==> build 36: inputs <==
## chipmunk
module chipmunk
	#(parameter addrSize = 12)
	(input clk,
	 input reset,
	 input [addrSize-1:0] startPC,
	 input [7:0] dataBus,
	 output [7:0] dataBusWrite,
	 output reg [addrSize-1:0] addrBus,
	 output weMem,
	 output done);
Settings: LEC_CHECK=0, ABC_AREA=0, CAP_MARGIN=20, CORE_MARGIN=2, CORE_UTILIZATION=50, CTS_CLUSTER_DIAMETER=262, CTS_CLUSTER_SIZE=98, PLACE_DENSITY_LB_ADDON=0.04, SLEW_MARGIN=20, TNS_END_PERCENT=15; clock period 5.0 ns.
run.sh (not shown) runs the stock make flow with config.mk's settings and CLKGATE_MAP_FILE=.
==> trial 25: changes against build 36 <==
==> flow/config.mk (replaced) <==
export PLATFORM = sky130hd
export DESIGN_NAME = chipmunk
export DESIGN_NICKNAME = chipmunk
export VERILOG_FILES = /design/flow/design.v
export SDC_FILE = /design/flow/constraint.sdc
export NUM_CORES = 4
export LEC_CHECK = 0
export CAP_MARGIN = 20
export CORE_MARGIN = 2
export CORE_UTILIZATION = 65
export SLEW_MARGIN = 20
==> flow/constraint.sdc (replaced) <==
create_clock -name core_clock -period 3.87 [get_ports {clk}]
set_input_delay 0.7740 -clock core_clock [delete_from_list [all_inputs] [get_ports {clk}]]
set_output_delay 0.7740 -clock core_clock [all_outputs]
set_load 0.01 [all_outputs]
==> trial 45: changes against build 36 <==
==> flow/config.mk (replaced) <==
export PLATFORM = sky130hd
export DESIGN_NAME = chipmunk
export DESIGN_NICKNAME = chipmunk
export VERILOG_FILES = /design/flow/design.v
export SDC_FILE = /design/flow/constraint.sdc
export NUM_CORES = 4
export LEC_CHECK = 0
export ABC_AREA = 1
export CAP_MARGIN = 20
export CORE_MARGIN = 2
export CORE_UTILIZATION = 72
export CTS_CLUSTER_SIZE = 73
export SETUP_SLACK_MARGIN = -0.3
export SLEW_MARGIN = 20
==> flow/constraint.sdc (replaced) <==
create_clock -name core_clock -period 3.21 [get_ports {clk}]
set_input_delay 0.6420 -clock core_clock [delete_from_list [all_inputs] [get_ports {clk}]]
set_output_delay 0.6420 -clock core_clock [all_outputs]
set_load 0.01 [all_outputs]
==> notes <==
Of build 36 and trial 25, trial 25 has the higher fmax (gap 5.4%, measured against trial 25).
Between build 36 and trial 25, the lower non-clock buffer count is in build 36 (gap 123).
Build 36 finished clean. Trial 25 finished with negative setup slack left. Trial 45 died in 5_1_grt with GRT-0232.
Of trial 25 and build 36, build 36 has the higher sequential share of layout area (gap 2.6 points).
In trial 25 the clock skew is lower than in build 36, by 0.0029 ns.

---

==> run H <==
==> flow/design.v <==
module chipmunk
	#(parameter addrSize = 12)
	(input clk,
	 input reset,
	 input [addrSize-1:0] startPC,
	 input [7:0] dataBus,
	 output [7:0] dataBusWrite,
	 output reg [addrSize-1:0] addrBus,
	 output weMem,
	 output done);
	reg [7:0] aReg;               
	reg [7:0] xReg;               
	reg [7:0] yReg;               
	reg [5:0] spReg;              
	reg [addrSize-1:0] pcReg;     
	reg [addrSize-1:0] pcRegAlt;  
	reg [addrSize-1:0] eaReg;     
	reg [7:0] dataReg;            
	wire [7:0] dataRegPlus = dataReg+1;  
	reg cFlagReg, zFlagReg, nFlagReg;
	reg [5:0] opcode;             
	reg [1:0] parameter_size;     
	reg [3:0] state;              
	reg finished;                 
	reg [7:0] dataBusOutput;        
	reg [3:0] nextState;            
	wire [7:0] addSubResult;        
	wire addSubCarryOut;
	wire [7:0] shifterResult;       
	wire shifterCarry;
	wire [7:0] bitOperationResult;  
	wire OpLoadA         = opcode[5:1] == 5'b00000;
	wire OpLoadX         = opcode[5:1] == 5'b00001;
	wire OpLoadY         = opcode[5:1] == 5'b00010;
	wire OpIncDecMem     = opcode[5:2] == 4'b0111 && opcode[0];
	wire OpRolRorMem     = (opcode == 6'b011001 || opcode == 6'b011011);
	wire OpIncDec        = opcode[5:1] == 5'b10101;
	wire OpInxDex        = opcode[5:1] == 5'b10110;
	wire OpInyDey        = opcode[5:1] == 5'b10111;
	wire OpSta           = opcode == 6'b100001;
	wire OpStx           = opcode == 6'b100011;
	wire OpSty           = opcode == 6'b100101;
	wire OpLdaY          = opcode == 6'b101000;
	wire OpStaY          = opcode == 6'b101001;
	wire OpIndexY        = opcode[5:1] == 5'b10100;  
	wire OpSetCarryFlag  = opcode[5:1] == 5'b00011;
	wire OpUseAdder      = opcode[5:3] == 3'b001;
	wire OpUseBitOp      = opcode[5:2] == 4'b0100;
	wire OpUseShifter    = opcode[5:2] == 4'b0110;
	wire OpAdderUseCarry = opcode[5:2] == 4'b0011;
	wire OpCpx           = opcode[5:1] == 5'b01011;
	wire OpCpy           = opcode == 6'b011100;
	wire OpDoCompare     = opcode[5:2] == 4'b0101 || OpCpy;
	wire OpSubtractInstead = OpDoCompare ||                           
	                         (opcode[5:3] == 3'b001 && opcode[1]) ||  
	                         (opcode[5:3] == 3'b101 && opcode[0]);    
	wire aluUseX         = OpCpx || OpInxDex;
	wire aluUseY         = OpCpy || OpInyDey;
	reg OpReadMemory;  
	wire OpReadMemory2   = dataBus[2] && !dataBus[7] && dataBus[7:2] != 6'b000111;  
	wire OpBranch        = opcode[5:3] == 3'b111;  
	wire flagsMatch      = (!opcode[2] && (!opcode[1] || (opcode[0] == nFlagReg)))     
                        || (opcode[2]  && ((!opcode[1] && (opcode[0] == zFlagReg))     
                                         || (opcode[1] && (opcode[0] == cFlagReg))));  
	wire BranchTaken     = OpBranch && flagsMatch;
	always @(posedge clk) begin
		if (!reset)
			finished <= 0;
		else if(state == 4'b0000 && dataBus == 8'h83)  
			finished <= 1;
	end
	always @(posedge clk) begin
		if (!reset)
			state <= 4'b0000;
		else 
			state <= nextState; 
	end
	always @(posedge clk) begin
		if (state == 4'b0000) begin
			opcode <= dataBus[7:2];
			parameter_size <= dataBus[1:0];
			eaReg <= 0;    
			OpReadMemory <= OpReadMemory2;
			dataReg <= (dataBus[7:3] == 5'b10101 || dataBus[7:3] == 5'b10110 || dataBus[7:3] == 5'b10111);
		end else if(state == 4'b0001) begin  
			dataReg <= dataBus;
			eaReg[7:0] <= dataBus;
		end else if(state == 4'b0010 || state == 4'b1111)  
			eaReg[addrSize-1:8] <= dataBus;
		else if(state == 4'b0101)  
			dataReg <= dataBus + (OpIncDecMem ? (opcode[1] ? 8'hff : 8'h01): 0);
		else if (state == 4'b0011 || state == 4'b0100)  
			eaReg <= eaReg + ((state == 4'b0100) ? yReg : xReg);
		else if (state == 4'b0111)  
			eaReg <= {{8{dataReg[7]}}, dataReg[7:0]} + pcReg;
		else if (state == 4'b1110)  
			eaReg[7:0] <= dataBus;
	end
	always @(posedge clk) begin
		if (!reset)
			spReg <= 6'b111111;
		else if (state == 4'b1100 ||
		        (state == 4'b0000 &&
					((dataBus[7:5] == 3'b110 && dataBus[2])  
					|| (dataBus[7:2] == 6'b100111))  
				))
			spReg <= spReg + 1'b1;  
		else if (state == 4'b1000 || state == 4'b1010 || state == 4'b1011)
			spReg <= spReg - 1'b1;  
	end
	wire [7:0] aluLeft = aluUseX ? xReg : (aluUseY ? yReg : aReg);
	assign { addSubCarryOut, addSubResult } = 
		OpAdderUseCarry ? (OpSubtractInstead ?  
			aluLeft + {1'b0, ~dataReg[7:0]} + cFlagReg
			: aluLeft + dataReg + cFlagReg)
		: (OpSubtractInstead ?  
			aluLeft + {1'b0, ~dataReg[7:0]} + 1'b1  
			: aluLeft + dataReg);
	assign bitOperationResult = opcode[1] ? (aReg ^ dataReg) : ~(aReg | dataReg);
	wire [7:0] shifterLeft = opcode[0] ? dataReg : aReg;
	assign shifterResult = opcode[1] ?  
			(shifterLeft >> 1) | ((opcode[0] && cFlagReg) ? 8'b10000000 : 8'b00000000)  
			:(shifterLeft << 1) | ((opcode[0] && cFlagReg) ? 8'b00000001 : 8'b00000000);
	assign shifterCarry = opcode[1] ? shifterLeft[0] : shifterLeft[7];
	always @(posedge clk) begin
		if (state == 4'b0110) begin
			if (OpLoadA || OpLdaY)  
				aReg <= dataReg;
			else if (OpUseAdder || OpIncDec)  
				aReg <= addSubResult;
			else if (OpUseBitOp)  
				aReg <= bitOperationResult;
			else if (OpUseShifter && !opcode[0])  
				aReg <= shifterResult;
			else if (opcode == 6'b100100 || opcode == 6'b100110)  
				aReg <= xReg;
		end else if(state == 4'b1001 && opcode[2:1] == 2'b01)  
			aReg <= dataBus;
	end
	always @(posedge clk) begin
		if (state == 4'b0110) begin
			if (OpLoadX)  
				xReg <= dataReg;
			else if(OpInxDex)  
				xReg <= addSubResult;
			else if (opcode == 6'b100010 || opcode == 6'b100110)  
				xReg <= aReg;
		end else if(state == 4'b1001 && opcode[2:1] == 2'b10)  
			xReg <= dataBus;
	end
	always @(posedge clk) begin
		if (state == 4'b0110) begin
			if (OpLoadY)  
				yReg <= dataReg;
			else if(OpInyDey)  
				yReg <= addSubResult;
		end else if(state == 4'b1001 && opcode[2:1] == 2'b11)  
			yReg <= dataBus;
	end
	always @(posedge clk) begin
		if (state == 4'b0110) begin
			if (OpSetCarryFlag)  
				cFlagReg <= opcode[0];
			else if (OpUseAdder || OpDoCompare || OpIncDec || OpInxDex || OpInyDey) begin  
				nFlagReg <= addSubResult[7];
				zFlagReg <= (addSubResult == 8'b00000000) ? 1 : 0;
				if (OpUseAdder || OpDoCompare)  
					cFlagReg <= addSubCarryOut;
			end else if(OpUseBitOp) begin
				nFlagReg <= bitOperationResult[7];
				zFlagReg <= (bitOperationResult == 8'b00000000) ? 1 : 0;
			end else if(OpUseShifter) begin
				nFlagReg <= shifterResult[7];
				zFlagReg <= (shifterResult == 8'b00000000) ? 1 : 0;
				cFlagReg <= shifterCarry;
			end else if(OpLoadA || OpLoadX || OpLoadY || OpIncDecMem) begin
				nFlagReg <= dataReg[7];
				zFlagReg <= (dataReg == 8'b00000000) ? 1 : 0;
			end
		end else if(state == 4'b1001 && opcode[2:1] == 2'b00)
			{nFlagReg, zFlagReg, cFlagReg} <= dataBus[2:0];
	end
	always @(posedge clk) begin
		if (!reset)
			pcReg <= startPC; 
		else if(state == 4'b0000 || state == 4'b0001 || state == 4'b0010)
			pcReg <= pcReg + 1'b1;
		else if(state == 4'b0110 && BranchTaken) begin
			pcRegAlt <= pcReg;                  
			pcReg <= eaReg;
		end else if(state == 4'b1100) begin
			pcRegAlt[7:0] <= dataBus;           
		end else if(state == 4'b1101) begin
			pcReg <= {pcRegAlt[7:0], dataBus};  
		end
	end
	always @* begin
		case (state)
			4'b0101, 4'b0110:  
				addrBus <= eaReg;
			4'b1000, 4'b1001, 4'b1010, 4'b1011, 4'b1100, 4'b1101: 
				addrBus <= { {(addrSize-9){1'b0}}, 1'b1, 1'b1, 1'b1, spReg };  
			4'b0000, 4'b0001, 4'b0010:  
				addrBus <= pcReg;
			4'b1110:
				addrBus <= {{(addrSize-8){1'b0}}, dataReg};
			4'b1111:
				addrBus <= {{(addrSize-8){1'b0}}, dataRegPlus};
			default:
				addrBus <= {addrSize{1'b0}};
		endcase
	end
	always @* begin
		if (state == 4'b0110 && (OpSta || OpStaY))
			dataBusOutput <= aReg;
		else if (state == 4'b0110 && OpStx)
			dataBusOutput <= xReg;
		else if (state == 4'b0110 && OpSty)
			dataBusOutput <= yReg;
		else if (state == 4'b0110 && OpRolRorMem)  
			dataBusOutput <= shifterResult;
		else if (state == 4'b0110 && OpIncDecMem)  
			dataBusOutput <= dataReg;
		else if (state == 4'b1000)  
			dataBusOutput <= (opcode[2:1] == 2'b00) ? {1'b0, 1'b0, 1'b0, 1'b0, 1'b0, nFlagReg, zFlagReg, cFlagReg} :
			                 (opcode[2:1] == 2'b01) ? aReg :
			                 (opcode[2:1] == 2'b10) ? xReg :
			                 yReg;
		else if (state == 4'b1010)
			dataBusOutput <= pcRegAlt[7:0];
		else if (state == 4'b1011)
			dataBusOutput <= { {(16-addrSize){1'b0}}, pcRegAlt[addrSize-1:8] };
		else
			dataBusOutput <= 8'b00000000;
	end
	wire writeCycle =  ((state == 4'b0110 && (OpSta || OpStx || OpSty || OpStaY || OpIncDecMem || OpRolRorMem)) || state == 4'b1000 || state == 4'b1010 || state == 4'b1011);
	assign weMem = !writeCycle;  
	assign dataBusWrite = dataBusOutput;  
	assign done = finished;
	always @* begin		
		case (state)
			4'b0000:
				nextState = (dataBus[7:2] == 6'b100111) ? 4'b1100 :
					((dataBus[7:5] == 3'b110 && !dataBus[2]) ? 4'b1000 : 
					((dataBus[7:5] == 3'b110 && dataBus[2]) ? 4'b1001 :
					(dataBus[0] || dataBus[1]) ? 4'b0001 :
					(OpReadMemory2 ? 4'b0101 : 4'b0110)));
			4'b0001:
				nextState = parameter_size[1] ? 4'b0010 :   
				           (OpReadMemory ? 4'b0101 :     
				           (OpBranch ? 4'b0111 :          
				           (OpIndexY ? 4'b1110 :                 
				           4'b0110)));                         
			4'b0010:
				nextState = parameter_size[0] ? 4'b0011 :         
				(OpReadMemory ? 4'b0101 :                
				(OpIndexY ? 4'b0100 :                             
				4'b0110));
			4'b0011:
				nextState = OpReadMemory ? 4'b0101 : 4'b0110;
			4'b0101, 4'b0111:               
				nextState = 4'b0110;
			4'b0110:
				nextState = (BranchTaken && opcode[2:0] == 3'b001) ? 4'b1010 : 4'b0000;  
			4'b1011, 4'b1101, 4'b1001, 4'b1000:
				nextState = 4'b0000;
			4'b0100:
				nextState = OpLdaY ? 4'b0101 : 4'b0110;
			4'b1100:
				nextState = 4'b1101;
			4'b1010:
				nextState = 4'b1011;
			4'b1110:  
				nextState = 4'b1111;
			4'b1111:  
				nextState = 4'b0100;
		endcase
	end
endmodule
==> flow/run.sh <==
#!/bin/bash
# the make line also repeats each setting of config.mk as NAME=value (left out here)
make -C /OpenROAD-flow-scripts/flow DESIGN_CONFIG=/design/flow/config.mk WORK_HOME=/design/flow/orfs CLKGATE_MAP_FILE= finish
==> flow/config.mk <==
export PLATFORM = sky130hd
export DESIGN_NAME = chipmunk
export DESIGN_NICKNAME = chipmunk
export VERILOG_FILES = /design/flow/design.v
export SDC_FILE = /design/flow/constraint.sdc
export NUM_CORES = 4
export LEC_CHECK = 0
export CAP_MARGIN = 20
export CELL_PAD_IN_SITES_GLOBAL_PLACEMENT = 3
export CORE_MARGIN = 2
export CORE_UTILIZATION = 40
export GPL_ROUTABILITY_DRIVEN = 0
export SLEW_MARGIN = 20
==> flow/constraint.sdc <==
create_clock -name core_clock -period 5.0 [get_ports {clk}]
set_input_delay 1.0000 -clock core_clock [delete_from_list [all_inputs] [get_ports {clk}]]
set_output_delay 1.0000 -clock core_clock [all_outputs]
set_load 0.01 [all_outputs]
==> inputs of run Z, as changes to run H <==
Settings changed: ABC_AREA set to 1, CAP_MARGIN 20 to 0, CELL_PAD_IN_SITES_GLOBAL_PLACEMENT 3 to unset, CORE_UTILIZATION 40 to 47, CTS_CLUSTER_DIAMETER set to 262, CTS_CLUSTER_SIZE set to 97, GPL_ROUTABILITY_DRIVEN 0 to unset, PLACE_DENSITY set to 0.8, TNS_END_PERCENT set to 15.
==> impl_metrics.yaml <==
# yosys + openroad results
placed_design:
  hpwl_mm: 31.07
final_layout:
  clk_share_pct: 2.926
  seq_share_pct: 24.57
  comb_share_pct: 56.08
floorplanning:
  fp-row-count: 53
  die_h_um: 149.8
status:
  outcome: "timing/DRC/antenna clean"
critical_path:
  ff2ff_setup_slack_ns: 0.48
  cp_common_cell: "nand2_1"
  crit_path_max_fanout: 24
power_and_ir_drop:
  power_switching_mw: 1.329
  power.total_mw: 3.188
drt:
  wl_met1_mm: 15.80
  via_per_inst: 6.186
final_timing:
  tightest_slew_ns: 1.160
synthesis:
  top_area_share_pct: 20.43
global_route:
  track_usage_pct: 36.13
  grt_max_degree: 32
-- figures above: run Z

==> impl_metrics.yaml <==
# yosys + openroad results
status:
  outcome: "timing/DRC/antenna clean"
global_route:
  track_usage_pct: 31.66
  grt_max_degree: 38
synthesis:
  top_area_share_pct: 19.72
power_and_ir_drop:
  power.total_mw: 3.195
floorplanning:
  fp-row-count: 58
  die_h_um: 164.9
critical_path:
  cp_common_cell: "nor2_1"
  crit_path_max_fanout: 18
drt:
  via_per_inst: 6.193
  wl_met1_mm: 17.61
-- figures above: run H

